==> run G <==
## stopwatch
module stopwatch(clk, rst, btnS, btnR, sw, an, seg);
input clk;
input rst;
input btnS, btnR;
input [7:0] sw;
output reg [3:0] an;
output reg [7:0] seg;
reg [3:0] seg_value;
wire [3:0] seg3, seg2, seg1, seg0;
reg adj_sec;
reg adj;
reg digits_on;
wire one_hz_clk;
wire two_hz_clk;
wire segment_clk;
wire blink_clk;
wire debounce_clk;
wire one_hz_rise;
wire two_hz_rise;
wire segment_rise;
wire blink_rise;
wire debounce_rise;
reg [31:0] sec_counter;
reg [1:0] seg_index;
clock #(.start_time(0), .end_time(200)) my_one_hz_clk(.in(clk), .rst(rst), .out(one_hz_clk), .rise(one_hz_rise));
clock #(.start_time(0), .end_time(100)) my_two_hz_clk(.in(clk), .rst(rst), .out(two_hz_clk), .rise(two_hz_rise));
clock #(.start_time(0), .end_time(4)) my_segment_clk(.in(clk), .rst(rst), .out(segment_clk), .rise(segment_rise));
clock #(.start_time(0), .end_time(20)) my_blink_clk(.in(clk), .rst(rst), .out(blink_clk), .rise(blink_rise));
clock #(.start_time(0), .end_time(10)) my_debounce_clk(.in(clk), .rst(rst), .out(debounce_clk), .rise(debounce_rise));
wire [1:0] next_index = seg_index + 2'd1;
assign seg0 = (sec_counter % 60)  % 10;
assign seg1 = (sec_counter % 60)  / 10;
assign seg2 = (sec_counter / 60)  % 10;
assign seg3 = (sec_counter / 600) % 10;
always @(*) begin
    case (next_index)
        0: seg_value = (digits_on || ~sw[1]) ? seg0 : 10;
        1: seg_value = (digits_on || ~sw[1]) ? seg1 : 10;
        2: seg_value = (digits_on ||  sw[1]) ? seg2 : 10;
        default: seg_value = (digits_on ||  sw[1]) ? seg3 : 10;
    endcase
end
always @(posedge clk) begin
    if (rst) begin
        adj_sec   <= 1'b0;
        adj       <= 1'b0;
        seg_index <= 2'd0;
        an        <= 4'b1111;
        seg       <= 8'b11111111;
    end else if (segment_rise) begin
        adj_sec   <= sw[1];
        adj       <= sw[0];
        seg_index <= next_index;
        an        <= ~(4'b0001 << next_index);
        case (seg_value)
            0: seg <= ~8'b11111100;
            1: seg <= ~8'b01100000;
            2: seg <= ~8'b11011010;
            3: seg <= ~8'b11110010;
            4: seg <= ~8'b01100110;
            5: seg <= ~8'b10110110;
            6: seg <= ~8'b10111110;
            7: seg <= ~8'b11100000;
            8: seg <= ~8'b11111110;
            9: seg <= ~8'b11110110;
            default: seg <= 8'b11111111;
        endcase
    end
end
  ...
clock: 11.7 ns
lec_check: 0
abc_area: 0
cap_margin: 20
core_aspect_ratio: 0.5
core_margin: 2
core_utilization: 72
cts_cluster_diameter: 345
cts_cluster_size: 96
place_density: 0.36
setup_slack_margin: 3.38
slew_margin: 20
tns_end_percent: 5
run.sh (not shown) runs the stock make flow with config.mk's settings and CLKGATE_MAP_FILE=.
==> run D: changes against run G <==
Settings changed: ABC_AREA 0 to default, CORE_ASPECT_RATIO 0.5 to default, CORE_UTILIZATION 72 to 66, CTS_CLUSTER_DIAMETER 345 to 357, CTS_CLUSTER_SIZE 96 to 47, PLACE_DENSITY 0.36 to default, SETUP_SLACK_MARGIN 3.38 to -1.5, TNS_END_PERCENT 5 to default.
==> flow/constraint.sdc (replaced) <==
create_clock -name core_clock -period 16.2 [get_ports {clk}]
set_input_delay 3.2400 -clock core_clock [delete_from_list [all_inputs] [get_ports {clk}]]
set_output_delay 3.2400 -clock core_clock [all_outputs]
set_load 0.01 [all_outputs]
==> commit_impl_results.txt <==
Refresh implementation metrics

- Outcome: stopped before the end
* Halt Stage: detailed placement
- The first error in the log reads "[ERROR DPL-0038] Utilization greater than 100%, impossible to legalize".
* Count of boundary I/O pins: 24
- Per the post-synthesis stats, the area per cell is 7.222 sq um.
* Yosys cell count: 4195
* Library cell with the highest instance count after synthesis: sky130_fd_sc_hd__nor2_1
* Floorplan Utilization: 72.52%
- XOR-XNOR Cells, Area Fraction: 8.094%
- Post-synth seq share: 14.40%
- Aoi/oai-family share of the synthesized area: 35.24%
* Chip Width: 294.1 um
* Die extent in y: 149.1 um
* RePlAce Congestion: around 1.1
* Core Rows: between 50 and 60
- In this run the full chip footprint comes out at 0.04384 sq mm.
* Floorplan Core Area: 0.04178 sq mm
the above is filed under run G

==> commit_impl_results.txt <==
Refresh implementation metrics

- According to the I/O placement log, the pin count is 24.
* Error Message: [ERROR DPL-0033] detailed placement checks failed during check placement.
- The overall die size recorded for this design is 0.04764 sq mm.
- The flow stopped in clock tree synthesis.
- The final weighted congestion recorded by global placement is 1.107.
- The most common cell in the synthesized netlist is sky130_fd_sc_hd__nor2_1.
- Yosys cell count: 4195
* Floorplan Core Area: 0.04538 sq mm
- Average size of a mapped cell: slightly above 7 sq um
* Outcome: stopped before the end
the above is filed under run D



==> inputs of run B <==
==> flow/design.v <==
`timescale 1ns / 1ps
module clock #(parameter start_time = 0, parameter end_time = 100)(
    input wire in,
    input wire rst,
    output reg out,
    output wire rise
);
    reg [31:0] counter;
    assign rise = (counter >= (end_time >> 1)) & ~out;
    always @(posedge in) begin
        if (rst) begin
            counter <= start_time;
            out <= 1'b0;
        end else begin
            counter <= (counter >= (end_time >> 1)) ? 1 : counter + 1;
            out <= (counter >= (end_time >> 1)) ? ~out : out;
        end
    end
endmodule
`timescale 1ns / 1ps
module stopwatch(clk, rst, btnS, btnR, sw, an, seg);
input clk;
input rst;
input btnS, btnR;
input [7:0] sw;
output reg [3:0] an;
output reg [7:0] seg;
reg [3:0] seg_value;
wire [3:0] seg3, seg2, seg1, seg0;
reg adj_sec;
reg adj;
reg digits_on;
wire one_hz_clk;
wire two_hz_clk;
wire segment_clk;
wire blink_clk;
wire debounce_clk;
wire one_hz_rise;
wire two_hz_rise;
wire segment_rise;
wire blink_rise;
wire debounce_rise;
reg [31:0] sec_counter;
reg [1:0] seg_index;
clock #(.start_time(0), .end_time(200)) my_one_hz_clk(.in(clk), .rst(rst), .out(one_hz_clk), .rise(one_hz_rise));
clock #(.start_time(0), .end_time(100)) my_two_hz_clk(.in(clk), .rst(rst), .out(two_hz_clk), .rise(two_hz_rise));
clock #(.start_time(0), .end_time(4)) my_segment_clk(.in(clk), .rst(rst), .out(segment_clk), .rise(segment_rise));
clock #(.start_time(0), .end_time(20)) my_blink_clk(.in(clk), .rst(rst), .out(blink_clk), .rise(blink_rise));
clock #(.start_time(0), .end_time(10)) my_debounce_clk(.in(clk), .rst(rst), .out(debounce_clk), .rise(debounce_rise));
wire [1:0] next_index = seg_index + 2'd1;
assign seg0 = (sec_counter % 60)  % 10;
assign seg1 = (sec_counter % 60)  / 10;
assign seg2 = (sec_counter / 60)  % 10;
assign seg3 = (sec_counter / 600) % 10;
always @(*) begin
    case (next_index)
        0: seg_value = (digits_on || ~sw[1]) ? seg0 : 10;
        1: seg_value = (digits_on || ~sw[1]) ? seg1 : 10;
        2: seg_value = (digits_on ||  sw[1]) ? seg2 : 10;
        default: seg_value = (digits_on ||  sw[1]) ? seg3 : 10;
    endcase
end
always @(posedge clk) begin
    if (rst) begin
        adj_sec   <= 1'b0;
        adj       <= 1'b0;
        seg_index <= 2'd0;
        an        <= 4'b1111;
        seg       <= 8'b11111111;
    end else if (segment_rise) begin
        adj_sec   <= sw[1];
        adj       <= sw[0];
        seg_index <= next_index;
        an        <= ~(4'b0001 << next_index);
        case (seg_value)
            0: seg <= ~8'b11111100;
            1: seg <= ~8'b01100000;
            2: seg <= ~8'b11011010;
            3: seg <= ~8'b11110010;
            4: seg <= ~8'b01100110;
            5: seg <= ~8'b10110110;
            6: seg <= ~8'b10111110;
            7: seg <= ~8'b11100000;
            8: seg <= ~8'b11111110;
            9: seg <= ~8'b11110110;
            default: seg <= 8'b11111111;
        endcase
    end
end
reg [1:0] reset_state;
reg [2:0] pause_state;
reg stop_tick;
reg has_ticked_once;
wire [1:0] reset_sample = {btnR, reset_state[1]};
wire [2:0] pause_sample = {pause_state[2] && btnS, btnS, pause_state[1]};
always @(posedge clk) begin
    if (rst) begin
        reset_state     <= 2'b00;
        pause_state     <= 3'b000;
        stop_tick       <= 1'b0;
        has_ticked_once <= 1'b0;
        sec_counter     <= 32'd0;
    end else if (debounce_rise) begin
        if (reset_sample == 2'b11) begin
            reset_state <= 2'b00;
            pause_state <= pause_sample;
            sec_counter <= 0;
        end else if (pause_sample == 3'b011) begin
            reset_state <= reset_sample;
            pause_state <= 3'b100;
            stop_tick   <= ~stop_tick;
        end else begin
            reset_state <= reset_sample;
            pause_state <= pause_sample;
            if (adj ? two_hz_clk : one_hz_clk) begin
                if (~has_ticked_once && ~stop_tick) begin
                    has_ticked_once <= 1'b1;
                    if (adj && ~adj_sec) begin
                        sec_counter <= (sec_counter / 60 >= 99)
                                  ? (sec_counter % 60)
                                  : (sec_counter + 60);
                    end else if (adj) begin
                        sec_counter <= (sec_counter / 60) * 60 + ((sec_counter + 1) % 60);
                    end else begin
                        sec_counter <= sec_counter + 1;
                    end
                end
            end else has_ticked_once <= 1'b0;
        end
    end
end
always @(posedge clk) begin
    if (rst)
        digits_on <= 1'b0;
    else if (blink_rise)
        digits_on <= (~adj || ~digits_on);
end
endmodule
==> flow/run.sh <==
#!/bin/bash
# the make line also repeats each setting of config.mk as NAME=value (left out here)
make -C /OpenROAD-flow-scripts/flow DESIGN_CONFIG=/design/flow/config.mk WORK_HOME=/design/flow/orfs CLKGATE_MAP_FILE= finish
==> flow/config.mk <==
export PLATFORM = sky130hd
export DESIGN_NAME = stopwatch
export DESIGN_NICKNAME = stopwatch
export VERILOG_FILES = /design/flow/design.v
export SDC_FILE = /design/flow/constraint.sdc
export NUM_CORES = 4
export LEC_CHECK = 0
export ABC_AREA = 0
export CAP_MARGIN = 0
export CELL_PAD_IN_SITES_DETAIL_PLACEMENT = 0
export CORE_ASPECT_RATIO = 0.88
export CORE_MARGIN = 2
export CORE_UTILIZATION = 72
export CTS_CLUSTER_DIAMETER = 276
export CTS_CLUSTER_SIZE = 43
export GPL_TIMING_DRIVEN = 1
export PLACE_DENSITY_LB_ADDON = 0.01
export SETUP_SLACK_MARGIN = 4.15
export SLEW_MARGIN = 5
export TNS_END_PERCENT = 100
==> flow/constraint.sdc <==
create_clock -name core_clock -period 15.5 [get_ports {clk}]
set_input_delay 3.1000 -clock core_clock [delete_from_list [all_inputs] [get_ports {clk}]]
set_output_delay 3.1000 -clock core_clock [all_outputs]
set_load 0.01 [all_outputs]
==> run H (differences from run B) <==
Settings changed: ABC_AREA 0 to unset, CAP_MARGIN 0 to 20, CELL_PAD_IN_SITES_DETAIL_PLACEMENT 0 to unset, CORE_ASPECT_RATIO 0.88 to unset, CTS_CLUSTER_DIAMETER 276 to unset, CTS_CLUSTER_SIZE 43 to unset, GPL_TIMING_DRIVEN 1 to unset, MAX_ROUTING_LAYER set to met4, PLACE_DENSITY_LB_ADDON 0.01 to unset, SETUP_SLACK_MARGIN 4.15 to unset, SLEW_MARGIN 5 to 20, TNS_END_PERCENT 100 to unset.
==> flow/constraint.sdc (replaced) <==
create_clock -name core_clock -period 19.1 [get_ports {clk}]
set_input_delay 3.8200 -clock core_clock [delete_from_list [all_inputs] [get_ports {clk}]]
set_output_delay 3.8200 -clock core_clock [all_outputs]
set_load 0.01 [all_outputs]
==> comparison <==
- In die area, run B and run H hardly differ.
- Run H did not get past global routing. Run B aborted during detailed placement.
- Synthesized cell count is the same in run B and run H.
- Synthesized area is the same in run H and run B.


==> try-yarrow: inputs <==
// stopwatch: RTL as listed in full above, without the edits since
Settings: LEC_CHECK=0, ABC_AREA=1, CAP_MARGIN=20, CORE_MARGIN=2, CORE_UTILIZATION=72, CTS_CLUSTER_DIAMETER=192, CTS_CLUSTER_SIZE=99, PLACE_DENSITY=0.4, SETUP_SLACK_MARGIN=-1.54, SLEW_MARGIN=20; clock period 15.5 ns.
==> try-willow: changes against try-yarrow <==
- ABC_AREA: 1 -> default
- CAP_MARGIN: 20 -> 40
- CORE_UTILIZATION: 72 -> 66
- CTS_CLUSTER_DIAMETER: 192 -> default
- CTS_CLUSTER_SIZE: 99 -> default
- MAX_ROUTING_LAYER: default -> met4
- PLACE_DENSITY: 0.4 -> default
- SETUP_SLACK_MARGIN: -1.54 -> default
==> flow/constraint.sdc (replaced) <==
create_clock -name core_clock -period 19.0 [get_ports {clk}]
set_input_delay 3.8000 -clock core_clock [delete_from_list [all_inputs] [get_ports {clk}]]
set_output_delay 3.8000 -clock core_clock [all_outputs]
set_load 0.01 [all_outputs]
==> try-indigo: changes against try-yarrow <==
- ABC_AREA: 1 -> default
- CORE_ASPECT_RATIO: default -> 0.5
- CORE_MARGIN: 2 -> 8
- CORE_UTILIZATION: 72 -> 61
- CTS_CLUSTER_DIAMETER: 192 -> default
- CTS_CLUSTER_SIZE: 99 -> default
- PLACE_DENSITY: 0.4 -> default
- SETUP_SLACK_MARGIN: -1.54 -> default
==> flow/constraint.sdc (replaced) <==
create_clock -name core_clock -period 30.0 [get_ports {clk}]
set_input_delay 6.0000 -clock core_clock [delete_from_list [all_inputs] [get_ports {clk}]]
set_output_delay 6.0000 -clock core_clock [all_outputs]
set_load 0.01 [all_outputs]
==> comparison table <==
| item | try-indigo | try-yarrow | try-willow |
|---|---|---|---|
| # H-tree levels | 1 | - | 1 |
| Count of buffers added by post-CTS timing repair for setup | 0 | - | 156 |
| Clock sinks | 218 | - | 218 |
| Detailed Place HPWL | 68.7 mm | 70.3 mm | 79.3 mm |
| Clock buffer count from CTS | 21 | - | 20 |
| Core Footprint | 0.0488 sq mm | 0.0366 sq mm | 0.0454 sq mm |
| Leading cell type by number of instances after synthesis | sky130_fd_sc_hd__nor2_1 | sky130_fd_sc_hd__nand2_1 | sky130_fd_sc_hd__nor2_1 |
| CTS Root Buffer Type | sky130_fd_sc_hd__clkbuf_16 | - | sky130_fd_sc_hd__clkbuf_16 |
| Synthesized chip area reported by yosys | 0.0303 sq mm | 0.0267 sq mm | 0.0303 sq mm |
| Share of synthesized cell area in and, or, nand and nor gates | 0.255 | 0.447 | 0.255 |
| Final estimated routing congestion in global placement | 0.962 | 1.06 | 1.04 |
| Status | complete, no violations | stopped before the end | stopped before the end |
| Last stage reached | - | clock tree synthesis | global routing |
| Area fraction in mux cells | 0.0375 | 0.00112 | 0.0375 |
| Floorplan Utilization | 0.621 | 0.730 | 0.668 |


==> job 1318 <==
RTL: the design.v shown in full above, as it stands there.
==> flow/config.mk <==
export PLATFORM = sky130hd
export DESIGN_NAME = stopwatch
export DESIGN_NICKNAME = stopwatch
export VERILOG_FILES = /design/flow/design.v
export SDC_FILE = /design/flow/constraint.sdc
export NUM_CORES = 4
export LEC_CHECK = 0
export ABC_AREA = 1
export CAP_MARGIN = 30
export CELL_PAD_IN_SITES_DETAIL_PLACEMENT = 0
export CORE_MARGIN = 2
export CORE_UTILIZATION = 68
export CTS_CLUSTER_DIAMETER = 276
export CTS_CLUSTER_SIZE = 14
export GPL_TIMING_DRIVEN = 1
export PLACE_DENSITY_LB_ADDON = 0.19
export SETUP_SLACK_MARGIN = -1.3
export SLEW_MARGIN = 5
export TNS_END_PERCENT = 85
==> flow/constraint.sdc <==
create_clock -name core_clock -period 18.2 [get_ports {clk}]
set_input_delay 3.6400 -clock core_clock [delete_from_list [all_inputs] [get_ports {clk}]]
set_output_delay 3.6400 -clock core_clock [all_outputs]
set_load 0.01 [all_outputs]
==> job 113: changes against job 1318 <==
- ABC_AREA: 1 -> 0
- CORE_ASPECT_RATIO: default -> 0.5
- CORE_UTILIZATION: 68 -> 54
- CTS_CLUSTER_DIAMETER: 276 -> 70
- SETUP_SLACK_MARGIN: -1.3 -> -0.14
- TNS_END_PERCENT: 85 -> 5
==> flow/constraint.sdc (replaced) <==
create_clock -name core_clock -period 31.5 [get_ports {clk}]
set_input_delay 6.3000 -clock core_clock [delete_from_list [all_inputs] [get_ports {clk}]]
set_output_delay 6.3000 -clock core_clock [all_outputs]
set_load 0.01 [all_outputs]
==> comparison table <==
Result of the run: job 1318 complete, but fails checks; job 113 finished clean
Reasons for failing layout checks: job 1318 setup timing; job 113 -
Detailed router's first-iteration violation count: job 1318 2,402; job 113 3,550
Met3 track demand over resource: job 1318 3.08%; job 113 4.66%
Vias after detailed routing: job 1318 27,800; job 113 32,800
Buffer share of cell area: job 1318 7.39%; job 113 2.04%
Count of clock buffers in the final design: job 1318 19; job 113 20
Yosys xor share: job 1318 6.59%; job 113 8.09%
Number of global-route vias before repair: job 1318 25,200; job 113 29,000
Register cell area after layout: job 1318 4390 sq um; job 113 4360 sq um
Post-synthesis adder-cell area fraction: job 1318 8.71%; job 113 8.15%
Arrival time reported for the critical path endpoint: job 1318 19,050 ps; job 113 27,050 ps
Inserted tap cell count: job 1318 518; job 113 756
Aggregate negative setup slack: job 1318 -1090 ps; job 113 0 ps
Fraction of the cycle the final worst path needs: job 1318 102%; job 113 84.6%
Logic area: job 1318 21,000 sq um; job 113 25,100 sq um
Insertion delay at the late pin of the worst-skew pair: job 1318 510 ps; job 113 540 ps
